the reference run:
// snack
module snack(
    input ps2_data,
    input ps2_clk,
    input clk,
    input [1:0] speed_mode,
    input rst_n,
    input key,
    output hsync,
    output vsync,
    output beep,
    output [3:0] vga_r,
    output [3:0] vga_g,
    output [3:0] vga_b
    );
Size: about 7700 cells after synthesis, roughly 22 I/O pins, ~0.057 mm2 of cells after synthesis.
clock: 15.4 ns
lec_check: 0
abc_area: 1
cap_margin: 0
core_margin: 2
core_utilization: 72
cts_cluster_diameter: 232
hold_slack_margin: 0.29
place_density: 0.64
setup_slack_margin: -0.92
slew_margin: 40
run.sh (not shown) runs the stock make flow with config.mk's settings and CLKGATE_MAP_FILE=.
> inputs changed (the reference run -> the trial run)
Settings: clearing PLACE_DENSITY, which used to be 0.64; swapping 40 for 20 in SLEW_MARGIN; swapping 0 for 20 in CAP_MARGIN; clearing CTS_CLUSTER_DIAMETER, which used to be 232; putting PLACE_DENSITY_LB_ADDON at 0.03 where nothing was set; swapping -0.92 for 1.49 in SETUP_SLACK_MARGIN; swapping 15.4 for 5.7 in the clock period (ns, I/O delays scaled along).
## What came out
Summary of the trial run over the reference run: portion of total power attributed to combinational logic now sits lower; worst setup slack before clock tree synthesis now sits lower.
The reference run vs the trial run, startpoint of the most critical setup path: rst_n vs u1_snack_control.snack_y[0][2]$_DFFE_PN1P_
Detailed route wirelength on metal3 went up by more than 10% going from the reference run to the trial run.
| final area | the trial run vs the reference run | ≈ equal |
Sort the trial run and the reference run by count of clock-net buffers in the final layout, ascending, and the trial run comes first.
For the all-layer global routing usage, the trial run came in 1.5 points higher than the reference run did.
Between the trial run and the reference run, the sequential share of layout area does not differ in any meaningful way.
Total power of the trial run is higher than that of the reference run.
Compared with the reference run, in the trial run post-layout utilization of the core neither gained nor lost much; total internal power picked up an extra 170%.


== wip/harbor ==
snack again, from the RTL that the note above started with.
==> flow/config.mk <==
export PLATFORM = sky130hd
export DESIGN_NAME = snack
export DESIGN_NICKNAME = snack
export VERILOG_FILES = /design/flow/design.v
export SDC_FILE = /design/flow/constraint.sdc
export NUM_CORES = 4
export LEC_CHECK = 0
export ABC_AREA = 1
export CAP_MARGIN = 20
export CORE_MARGIN = 2
export CORE_UTILIZATION = 68
export CTS_CLUSTER_DIAMETER = 294
export SLEW_MARGIN = 20
==> flow/constraint.sdc <==
create_clock -name core_clock -period 20.2 [get_ports {clk}]
set_input_delay 4.0400 -clock core_clock [delete_from_list [all_inputs] [get_ports {clk}]]
set_output_delay 4.0400 -clock core_clock [all_outputs]
set_load 0.01 [all_outputs]
Input-level comparison between wip/cedar and wip/harbor:
Settings: CTS_CLUSTER_DIAMETER: 294 -> unset; SETUP_SLACK_MARGIN: unset -> 1.69; CORE_UTILIZATION: 68 -> 72; ABC_AREA: 1 -> unset; CTS_CLUSTER_SIZE: unset -> 10; the clock period (ns, I/O delays scaled along): 20.2 -> 5.7.
==> results <==
- Measured against each other, wip/cedar and wip/harbor differ in mux share of post-synthesis cell area, the higher figure coming from wip/cedar.
- Relative to wip/harbor, number of antenna violations at the first check in global routing has decreased by 1 in wip/cedar.
- Total power grows by more than 100% when moving from wip/harbor to wip/cedar.
- The run showing the smaller total core area is wip/cedar.
- Fraction of the mapped netlist area in simple logic gates ends up lower on wip/cedar.
- Layout overhead on the synthesized area came out higher on wip/cedar than on wip/harbor.
- Sort wip/cedar and wip/harbor by worst endpoint required time, ascending, and wip/cedar comes first.
- Worst path buffer plus inverter count sits lower in wip/cedar than in wip/harbor.
- On cell area after layout, wip/cedar does better than wip/harbor.
- Wire length reported by the detailed router went down slightly going from wip/harbor to wip/cedar.
- For wip/harbor, the type of the worst setup path was in -> async, unlike wip/cedar, where it was reg -> reg.
#### Input delta (wip/garnet over wip/cedar)
Settings: CTS_CLUSTER_SIZE changed from 10 to 18; PLACE_DENSITY_LB_ADDON newly set to 0.19; SETUP_SLACK_MARGIN changed from 1.69 to 1.68; CORE_UTILIZATION changed from 72 to 70.
--- outcome ---
Between wip/cedar and wip/garnet, part of the total power dissipated in combinational logic is higher for wip/cedar, wip/garnet comes in under that. Delta (wip/garnet minus wip/cedar): post-layout instance count excluding filler cells now sits higher; area growth from synthesis to layout stayed essentially flat; die area climbed about 2.8%. Highest clock rate went down slightly going from wip/cedar to wip/garnet. Row wire length per cell after detailed routing: wip/garnet lower / wip/cedar higher. Changes observed in wip/garnet relative to wip/cedar: arrival time of data at the critical path endpoint rose 0.06 ns; final total power rose about 1.8%; detailed-routing wirelength on met1 fell about 5%. Of wip/cedar and wip/garnet, wip/garnet shows the lower total of clock buffers placed in the layout, with wip/cedar above it. Against wip/cedar, wip/garnet reports a setup slack that is lower.
[inputs] wip/amber vs wip/garnet
Settings: CTS_CLUSTER_SIZE: 18 -> 14; PLACE_DENSITY_LB_ADDON: 0.19 -> 0.02; HOLD_SLACK_MARGIN: unset -> 0.26; ABC_AREA: unset -> 1; CAP_MARGIN: 20 -> 5; SETUP_SLACK_MARGIN: 1.68 -> -0.4; CTS_CLUSTER_DIAMETER: unset -> 352; CORE_UTILIZATION: 70 -> 72.
==> comparison <==
Final setup slack of the worst path ended up 0.23 ns higher on wip/amber than on wip/garnet.
Across both runs, starting utilization of the core area was higher for wip/amber than for wip/garnet.
Flip-flop and latch area, wip/amber vs wip/garnet: down slightly
Per the comparison of wip/amber with wip/garnet, wire length on met1 up about 8%; internal power summed over all cells down about 15%.


Setup of indigo:
Starting RTL as in the previous note.
==> flow/config.mk <==
export PLATFORM = sky130hd
export DESIGN_NAME = snack
export DESIGN_NICKNAME = snack
export VERILOG_FILES = /design/flow/design.v
export SDC_FILE = /design/flow/constraint.sdc
export NUM_CORES = 4
export LEC_CHECK = 0
export ABC_AREA = 1
export CAP_MARGIN = 15
export CORE_MARGIN = 2
export CORE_UTILIZATION = 72
export CTS_CLUSTER_DIAMETER = 312
export CTS_CLUSTER_SIZE = 15
export HOLD_SLACK_MARGIN = 0.29
export PLACE_DENSITY_LB_ADDON = 0.03
export SETUP_SLACK_MARGIN = -0.34
export SLEW_MARGIN = 20
export TNS_END_PERCENT = 5
==> flow/constraint.sdc <==
create_clock -name core_clock -period 5.7 [get_ports {clk}]
set_input_delay 1.1400 -clock core_clock [delete_from_list [all_inputs] [get_ports {clk}]]
set_output_delay 1.1400 -clock core_clock [all_outputs]
set_load 0.01 [all_outputs]
indigo ran to completion and came out clean on the timing, DRC and antenna checks.
The inputs of pepper differ from those of indigo as listed below.
- TNS_END_PERCENT no longer set, was 5
- CAP_MARGIN now 0, was 15
--- outcome ---
Diff pepper..indigo | reported max-cap violation count | unchanged
From pepper to indigo, global routing usage summed across all routing layers did not move at all.
Global placer's final weighted congestion: indigo vs pepper, no meaningful difference


snack again, from the RTL that the note above started with.
clock: 5.7 ns
lec_check: 0
cap_margin: 5
core_margin: 2
core_utilization: 72
cts_cluster_size: 56
hold_slack_margin: 0.23
place_density_lb_addon: 0.0
setup_slack_margin: 1.7
slew_margin: 20
The starting point went through all stages and came out clean.
==> next run, changes <==
Settings changed: ABC_AREA set to 1, CAP_MARGIN 5 to 20, CTS_CLUSTER_SIZE 56 to 18, HOLD_SLACK_MARGIN 0.23 to 0.29, PLACE_DENSITY_LB_ADDON 0.0 to 0.19, SETUP_SLACK_MARGIN 1.7 to 1.68.
Result: Synthesized area came out higher by 3.6%. Cell area came out higher by 2.6%. Power came out higher by 2.7%. Global-route usage came out lower by 1.4 points. Clock-buffer cell count came out higher by 6. Die size came out higher by 3.5%. Maximum frequency came out higher by 11%.
==> next run, changes <==
Settings changed: CTS_CLUSTER_DIAMETER set to 317, CTS_CLUSTER_SIZE 18 to 17, PLACE_DENSITY set to 0.69, PLACE_DENSITY_LB_ADDON 0.19 to not set, SETUP_SLACK_MARGIN 1.68 to -0.38.
The changed run completed without violations; fmax increases by 0.75%; first-iteration DRC count goes up by 2.2%; design area went down by 1.9%; register-to-register slack improved by 0.03 ns; setup slack is better by 0.027 ns; synthesized area does not change; wire length goes down by 0.43%; total power is lower by 14%; combinational power is about the same.
==> next run, changes <==
Settings changed: CAP_MARGIN 20 to 40, CTS_CLUSTER_DIAMETER 317 to 312, CTS_CLUSTER_SIZE 17 to 15, PLACE_DENSITY 0.69 to not set, PLACE_DENSITY_LB_ADDON set to 0.03, SETUP_SLACK_MARGIN -0.38 to -0.34.
Outcome:
- The changed run ran to the end with no violations
- routed wire length went up by about 1.1%
- power goes up by 1.5%
- final cell count barely changes
- fmax goes up by 0.81%
- area after synthesis does not change
- core utilization rose by 0.45 points
==> next run, changes <==
Settings changed: CAP_MARGIN 40 to 20, CTS_CLUSTER_DIAMETER 312 to 317, CTS_CLUSTER_SIZE 15 to 18, PLACE_DENSITY_LB_ADDON 0.03 to 0.19, SETUP_SLACK_MARGIN -0.34 to -0.38.
The changed run finished with timing, DRC and antenna clean.
Critical path depth decreases by 6.
Clock skew increases by 0.023 ns.
Global-route usage decreases by 0.69 points.
Flip-flop count does not change.
==> next run, changes <==
Settings changed: ABC_AREA 1 to not set, CTS_CLUSTER_DIAMETER 317 to not set, CTS_CLUSTER_SIZE 18 to not set, HOLD_SLACK_MARGIN 0.29 to not set, PLACE_DENSITY_LB_ADDON 0.19 to not set, SETUP_SLACK_MARGIN -0.38 to 1.49.
Effect: Final area falls by 1.1%; clock power increases by 70%; wire length drops by 0.46%; die area decreases by 3.4%; cell count falls by 13%; utilization goes up by 1.9 points; synthesized area came out lower by 3.5%; synthesized cell count decreases by 13%; via count went down by 7.8%.


job 8450:
Starting RTL as in the previous note.
make LEC_CHECK=0 ABC_AREA=1 CAP_MARGIN=10 CELL_PAD_IN_SITES_GLOBAL_PLACEMENT=2 CORE_ASPECT_RATIO=0.76 CORE_MARGIN=2 CORE_UTILIZATION=29 GPL_TIMING_DRIVEN=1 PLACE_DENSITY_LB_ADDON=0.1 SLEW_MARGIN=20 TNS_END_PERCENT=70 finish   # period 18.4 ns
Job 8450 completed end to end with timing, DRC and antenna clean.
--- input diff job 8450..job 2885 ---
- GPL_TIMING_DRIVEN removed (was 1)
- CTS_CLUSTER_DIAMETER newly set to 232
- CELL_PAD_IN_SITES_GLOBAL_PLACEMENT removed (was 2)
- CORE_ASPECT_RATIO removed (was 0.76)
- CORE_UTILIZATION changed from 29 to 68
- TNS_END_PERCENT removed (was 70)
- PLACE_DENSITY_LB_ADDON removed (was 0.1)
- CAP_MARGIN changed from 10 to 20
- the clock period (ns, I/O delays scaled along) changed from 18.4 to 16.4
Notes after the runs:
Changes observed in job 2885 relative to job 8450: number of non-clock buffers in the layout went down by 17; maximum ir drop on the vdd rail increased by 53% relative to the old numbers; number of buffers added by the clock tree synthesis step decreased by 8.9% relative to the old numbers.
As far as number of gates resized after CTS goes, job 2885 and job 8450 are indistinguishable; the numbers are identical.
Going from job 8450 to job 2885, the routed wire length was found to have gone down by 22%.
Job 2885 gives less wire length per cell than job 8450 did.
When the final numbers for job 2885 and job 8450 were put side by side, the switching share of power turned out to be greater in job 8450.
Count of clock-buffer cells in the layout came out lower on job 2885 than on job 8450.
For job 5619, these inputs were changed with respect to job 2885:
- a change of CORE_UTILIZATION from 68 to 40
- a deleted CTS_CLUSTER_DIAMETER that had been 232
- a deleted ABC_AREA that had been 1
- a change of the clock period (ns, I/O delays scaled along) from 16.4 to 40.0
## What came out
Job 2885 → job 5619: total inserted antenna cells moved down, peak supply drop moved down, clock power moved down. Job 5619 vs. job 2885: number of optimization iterations in the first detailed-route pass shows a reduction of 1; met2 capacity usage during global routing now sits lower; total power down about 60%; number of buffers inserted during clock tree synthesis now larger. Max total cell area reported by yosys after synthesis across job 2885 and job 5619: job 2885. Looking at worst setup path endpoint, the u1_snack_control.snack_x[7][3]$_DFFE_PN0P_ result is from job 5619; the vga_r[3] one comes from job 2885. Looking at power density over the cells, job 5619 sits below job 2885.
#### Input delta (job 9892 over job 5619)
- CTS_CLUSTER_SIZE newly set to 80
- TNS_END_PERCENT newly set to 95
- MIN_ROUTING_LAYER newly set to met1
- MAX_ROUTING_LAYER newly set to met4
- CTS_CLUSTER_DIAMETER newly set to 81
- ABC_AREA newly set to 0
- SETUP_SLACK_MARGIN newly set to 5.0
- GPL_ROUTABILITY_DRIVEN newly set to 0
- CORE_UTILIZATION changed from 40 to 65
- CELL_PAD_IN_SITES_DETAIL_PLACEMENT newly set to 1
### Flow results
- For job 9892, the flow was terminated by a tool error in 5_1_grt and produced no final design.
- Job 9892 vs job 5619 — die span in y dropped by more than 10%
- Against job 5619, worst setup timing slack at the placement stage in job 9892 came out better.
- Diff job 5619 -> job 9892: count of H-tree levels built during CTS -1, combined area of all synthesized cells stayed essentially flat.
- From job 5619 to job 9892 the numbers moved as follows: proportion of synthesized area in mux cells level; die area moved down; number of sinks on the clock net level; post-placement cell count moved down.
- From job 9892 to job 5619, summed standard-cell area reported by yosys did not move at all.
Power figures rest on the tool's default switching activity, not on a simulated workload.
